Setup of onyx:
## breakout
module breakout
	(
		input         clk,
		input         resetn,        
		input  [1:0]  go,            
		input         paddle_tick,   
		input         ball_tick,     
		output [8:0]  x,
		output [7:0]  y,
		output [2:0]  colour,
		output        plot
	);
For scale: ~240 flip-flops, about 27 I/O pins.
==> flow/config.mk <==
export PLATFORM = sky130hd
export DESIGN_NAME = breakout
export DESIGN_NICKNAME = breakout
export VERILOG_FILES = /design/flow/design.v
export SDC_FILE = /design/flow/constraint.sdc
export NUM_CORES = 4
export LEC_CHECK = 0
export CAP_MARGIN = 20
export CORE_MARGIN = 2
export CORE_UTILIZATION = 72
export CTS_CLUSTER_SIZE = 37
export PLACE_DENSITY = 0.67
export SLEW_MARGIN = 40
==> flow/constraint.sdc <==
create_clock -name core_clock -period 10.8 [get_ports {clk}]
set_input_delay 2.1600 -clock core_clock [delete_from_list [all_inputs] [get_ports {clk}]]
set_output_delay 2.1600 -clock core_clock [all_outputs]
set_load 0.01 [all_outputs]
run.sh (not shown) runs the stock make flow with config.mk's settings and CLKGATE_MAP_FILE=.
What nickel does differently from onyx at the input level:
Settings: PLACE_DENSITY no longer set, was 0.67; HOLD_SLACK_MARGIN now -0.1, previously not set; CTS_CLUSTER_SIZE no longer set, was 37; SLEW_MARGIN now 20, was 40; CORE_UTILIZATION now 40, was 72; PLACE_DENSITY_LB_ADDON now 0.08, previously not set; the clock period (ns, I/O delays scaled along) now 20.0, was 10.8.
--- outcome ---
- nickel — die outline width 33% higher, onyx as reference
- Against onyx, final routed wirelength across all metal layers in nickel came out worse.
- Delta (nickel minus onyx): core occupancy in the finished layout down 34 points; final critical path time including I/O delays and setup went up 0.24 ns; clock power decreased 42%.
- onyx ended with every stage complete and zero timing, DRC or antenna violations.
- Having completed the whole flow, nickel delivered a layout that passed the timing, design-rule and antenna checks.
- Compared with onyx, nickel shows a higher synthesis-to-finish area growth.
- nickel: pin count of the biggest net entering global routing 5 below onyx
- Compared with onyx, nickel is more frugal on power.
- Compared with onyx, nickel shows a lower global placement routability congestion.
- Looking at proportion of cell area occupied by registers, nickel sits below onyx.
- nickel vs onyx, worst setup slack went up by 8.96 ns.
#### Input delta (harbor over nickel)
Settings: CORE_UTILIZATION: 40 -> 72; PLACE_DENSITY_LB_ADDON: 0.08 -> unset; HOLD_SLACK_MARGIN: -0.1 -> unset; PLACE_DENSITY: unset -> 0.84; ABC_AREA: unset -> 1; the clock period (ns, I/O delays scaled along): 20.0 -> 8.68.
==> comparison <==
The lower summed instance area of the synthesized netlist of nickel and harbor is in harbor.
nickel has lower final weighted congestion in routability-driven placement than harbor.
Of nickel and harbor, only harbor fails to finish with a clean layout.
harbor against nickel; standard cell core area is down by more than a quarter.
Inputs modified between harbor and cedar:
Settings: clearing ABC_AREA, which used to be 1; swapping 72 for 22 in CORE_UTILIZATION; clearing PLACE_DENSITY, which used to be 0.84; swapping 8.68 for 9.36 in the clock period (ns, I/O delays scaled along).
### Flow results
Die height on cedar is up relative to harbor. cedar reports a higher floorplan die width than harbor does. Taking harbor as the reference, in cedar core utilization at floorplan down 52 points; final weighted congestion of routability-driven global placement down 15%; core area up about 250%; total placed instance area up 330 µm²; synthesized area up about 6%. Synthesis area per yosys for cedar: 6.0% up relative to harbor. Relative to harbor, synthesized cell count decreased by about 7% in cedar. cedar was carried through to the last stage, and its layout satisfied the timing, design-rule and antenna checks. cedar: mean area per synthesized cell is 14% higher than what harbor reported.

* * *

Starting RTL as in the previous note.
// breakout
module breakout
	(
		input         clk,
		input         resetn,        
		input  [1:0]  go,            
		input         paddle_tick,   
		input         ball_tick,     
		output [8:0]  x,
		output [7:0]  y,
		output [2:0]  colour,
		output        plot
	);
export LEC_CHECK = 0
export ABC_AREA = 1
export CAP_MARGIN = 20
export CORE_ASPECT_RATIO = 0.71
export CORE_MARGIN = 2
export CORE_UTILIZATION = 72
export CTS_CLUSTER_DIAMETER = 343
export CTS_CLUSTER_SIZE = 10
export HOLD_SLACK_MARGIN = 0.3
export PLACE_DENSITY_LB_ADDON = 0.12
export SETUP_SLACK_MARGIN = 1.54
export SLEW_MARGIN = 20
create_clock -name core_clock -period 5.18 [get_ports {clk}]
The first run ended with an error in global routing (5_1_grt).
==> next run, changes <==
- ABC_AREA: 1 -> unset
- CORE_ASPECT_RATIO: 0.71 -> unset
- CORE_UTILIZATION: 72 -> 66
- CTS_CLUSTER_DIAMETER: 343 -> unset
- CTS_CLUSTER_SIZE: 10 -> 21
- HOLD_SLACK_MARGIN: 0.3 -> unset
- PLACE_DENSITY_LB_ADDON: 0.12 -> unset
- SETUP_SLACK_MARGIN: 1.54 -> unset
- clock period: 5.18 -> 6.72 ns (I/O delays scaled with it)
The new run reached the layout checks and failed them: setup timing.
Die area goes up by 15%.
Synthesized area goes up by 6.0%.
Synthesized cell count goes down by 6.9%.
==> next run, changes <==
- ABC_AREA: unset -> 1
- CORE_UTILIZATION: 66 -> 72
- CTS_CLUSTER_SIZE: 21 -> 13
- SETUP_SLACK_MARGIN: unset -> 1.94
- clock period: 6.72 -> 6.77 ns (I/O delays scaled with it)
The new run died in global routing (5_1_grt) on GRT-0116.
Die size went down by roughly a tenth.
Synthesized cell count went up by a little under a tenth.
Synthesized area went down by a few percent.
==> next run, changes <==
- ABC_AREA: 1 -> unset
- CORE_UTILIZATION: 72 -> 40
- CTS_CLUSTER_SIZE: 13 -> unset
- SETUP_SLACK_MARGIN: 1.94 -> unset
- clock period: 6.77 -> 9.36 ns (I/O delays scaled with it)
With this change the flow finished clean.
Area after synthesis rose by 6.0%.
Die area goes up by 88%.
Synthesized cell count drops by 6.9%.
==> next run, changes <==
- ABC_AREA: unset -> 1
- CORE_UTILIZATION: 40 -> 72
- CTS_CLUSTER_DIAMETER: unset -> 318
- CTS_CLUSTER_SIZE: unset -> 13
- clock period: 9.36 -> 7.66 ns (I/O delays scaled with it)
=> The new run did not get past global routing (5_1_grt) on ODB-0269. Synthesized area falls by 5.7%. Die area shrinks by 47%. Synthesized cell count climbs by 7.4%.

* * *

Setup of run 1:
Starting RTL as in the previous note.
clock: 8.68 ns
lec_check: 0
cap_margin: 20
core_margin: 2
core_utilization: 72
slew_margin: 20
Looking at the reports, run 1 completed the entire flow and the layout it produced met the timing, design-rule and antenna checks.
For run 2, these inputs were changed with respect to run 1:
- setting SETUP_SLACK_MARGIN to 1.85 for the first time
- changing CORE_UTILIZATION from 72 to 68
- setting CTS_CLUSTER_SIZE to 13 for the first time
- setting ABC_AREA to 1 for the first time
- changing the clock period (ns, I/O delays scaled along) from 8.68 to 7.0
==> comparison <==
Run 2 did not finish; the tool stopped in global routing with error ODB-0269. Both conditions hold for run 1: the flow ran to the end and the final layout passed the timing, design-rule and antenna checks. Re part of the Yosys area used for sequential elements: run 1 was lower than run 2. Post-synthesis instance total was lower in run 1 than in run 2. Going from run 1 to run 2, the simple-gate share of the synthesized area was found to have gone up by 3.4 points. Changes observed in run 2 relative to run 1: global placement routability congestion picked up an extra about 5%, post-synthesis average cell area lost 0.99 um^2. On run 2: synthesized-area fraction occupied by ao, oa, aoi and oai cells is 5.7 points lower than what run 1 gave.
### run 2 -> run 3
- removing ABC_AREA (formerly 1)
- changing CORE_UTILIZATION from 68 to 66
- removing CTS_CLUSTER_SIZE (formerly 13)
- removing SETUP_SLACK_MARGIN (formerly 1.85)
- changing the clock period (ns, I/O delays scaled along) from 7.0 to 6.72
Results
When run 3 is set beside run 2, its xor and xnor area share after synthesis turns out to be 3.7 points larger. Compared with run 2, run 3 shows a higher vertical die dimension. Number of cells in Yosys stat: higher on run 2. From run 2 to run 3 the numbers moved as follows: overall chip area +2300 um^2, net count of the mapped netlist lower, area of the mapped netlist rose 6.0%, synthesized cell count down 163. What the final checks of run 3 revealed, after a flow that finished every stage, was a layout that fails on negative setup slack. When the final numbers for run 3 and run 2 were put side by side, the proportion of synthesized area in mux cells turned out to be greater in run 3. Yosys stat chip area: lower on run 2.

* * *

## job 5911
breakout again, from the RTL that the note above started with.
clock: 20.0 ns
lec_check: 0
cap_margin: 20
core_margin: 2
core_utilization: 40
slew_margin: 20
Job 5911: done, clean on timing, DRC and antenna
Changes in job 8018 relative to job 5911:
# job 5911
export LEC_CHECK = 0
export CAP_MARGIN = 20
export CORE_MARGIN = 2
export CORE_UTILIZATION = 40
export SLEW_MARGIN = 20
create_clock -name core_clock -period 20.0 [get_ports {clk}]
# job 8018
export LEC_CHECK = 0
export CAP_MARGIN = 20
export CORE_MARGIN = 2
export CORE_UTILIZATION = 72
export CTS_CLUSTER_SIZE = 13
export SLEW_MARGIN = 20
create_clock -name core_clock -period 6.77 [get_ports {clk}]
Results
- The layout from job 8018, despite a flow that completed every stage, fails the layout checks, with the failing checks listed as negative setup slack.
- In summary, job 5911 completed successfully, with a layout that passed the timing, design-rule and antenna checks.
- Looking at routed wire length, job 8018 sits 38% above job 5911.
- Summary of the comparison: critical path required time is lower in job 8018, relative to job 5911.
- Job 5911 → job 8018: register-to-register slack moved down, last weighted congestion value of the routability-driven placer moved up, minimum hold slack moved up, area of all placed cells without fillers moved up, via count moved up.
- Pre-CTS worst setup slack (higher): job 5911
- [job 8018 vs job 5911] logic depth of the worst path, buffers included: higher in job 8018
- met5 as the top routing layer in use was reported by job 8018, and met4 by job 5911.

* * *

Starting RTL as in the previous note.
make LEC_CHECK=0 ABC_AREA=1 CAP_MARGIN=20 CORE_MARGIN=2 CORE_UTILIZATION=72 CTS_CLUSTER_DIAMETER=308 CTS_CLUSTER_SIZE=10 PLACE_DENSITY_LB_ADDON=0.12 SETUP_SLACK_MARGIN=1.54 SLEW_MARGIN=20 finish   # period 5.18 ns
The starting point never finished: it broke off in 5_1_grt with GRT-0183.
Change:
Settings changed: ABC_AREA 1 to not set, CORE_UTILIZATION 72 to 70, CTS_CLUSTER_DIAMETER 308 to not set, CTS_CLUSTER_SIZE 10 to not set, PLACE_DENSITY_LB_ADDON 0.12 to not set, SETUP_SLACK_MARGIN 1.54 to 2.02.
Clock period 5.18 ns to 8.22 ns, I/O delays scaled along.
=> This time the run passed the timing, design-rule and antenna checks. Synthesized cell count came out lower by a few percent. Die area goes up by a little under a tenth. Synthesized area rose by a few percent.
Change:
Settings changed: CORE_UTILIZATION 70 to 67, CTS_CLUSTER_SIZE set to 37, SETUP_SLACK_MARGIN 2.02 to not set, SLEW_MARGIN 20 to 40.
Clock period 8.22 ns to 10.4 ns, I/O delays scaled along.
Outcome:
- The new run completed without violations
- utilization is lower by 9.8 points
- flip-flop count does not change
- area after synthesis stays the same
- final area is lower by 8.5%
- register-to-register slack is better by 0.95 ns
- wire length is lower by 8.8%
- worst hold slack is worse by 0.0048 ns
- non-clock buffer count is lower by 102
- count of clock-buffer cells in the layout is lower by 8
- via count is lower by 7.2%
- global-route usage is lower by 4.2 points
No activity file was given, so power comes from the tool's default toggle rates.
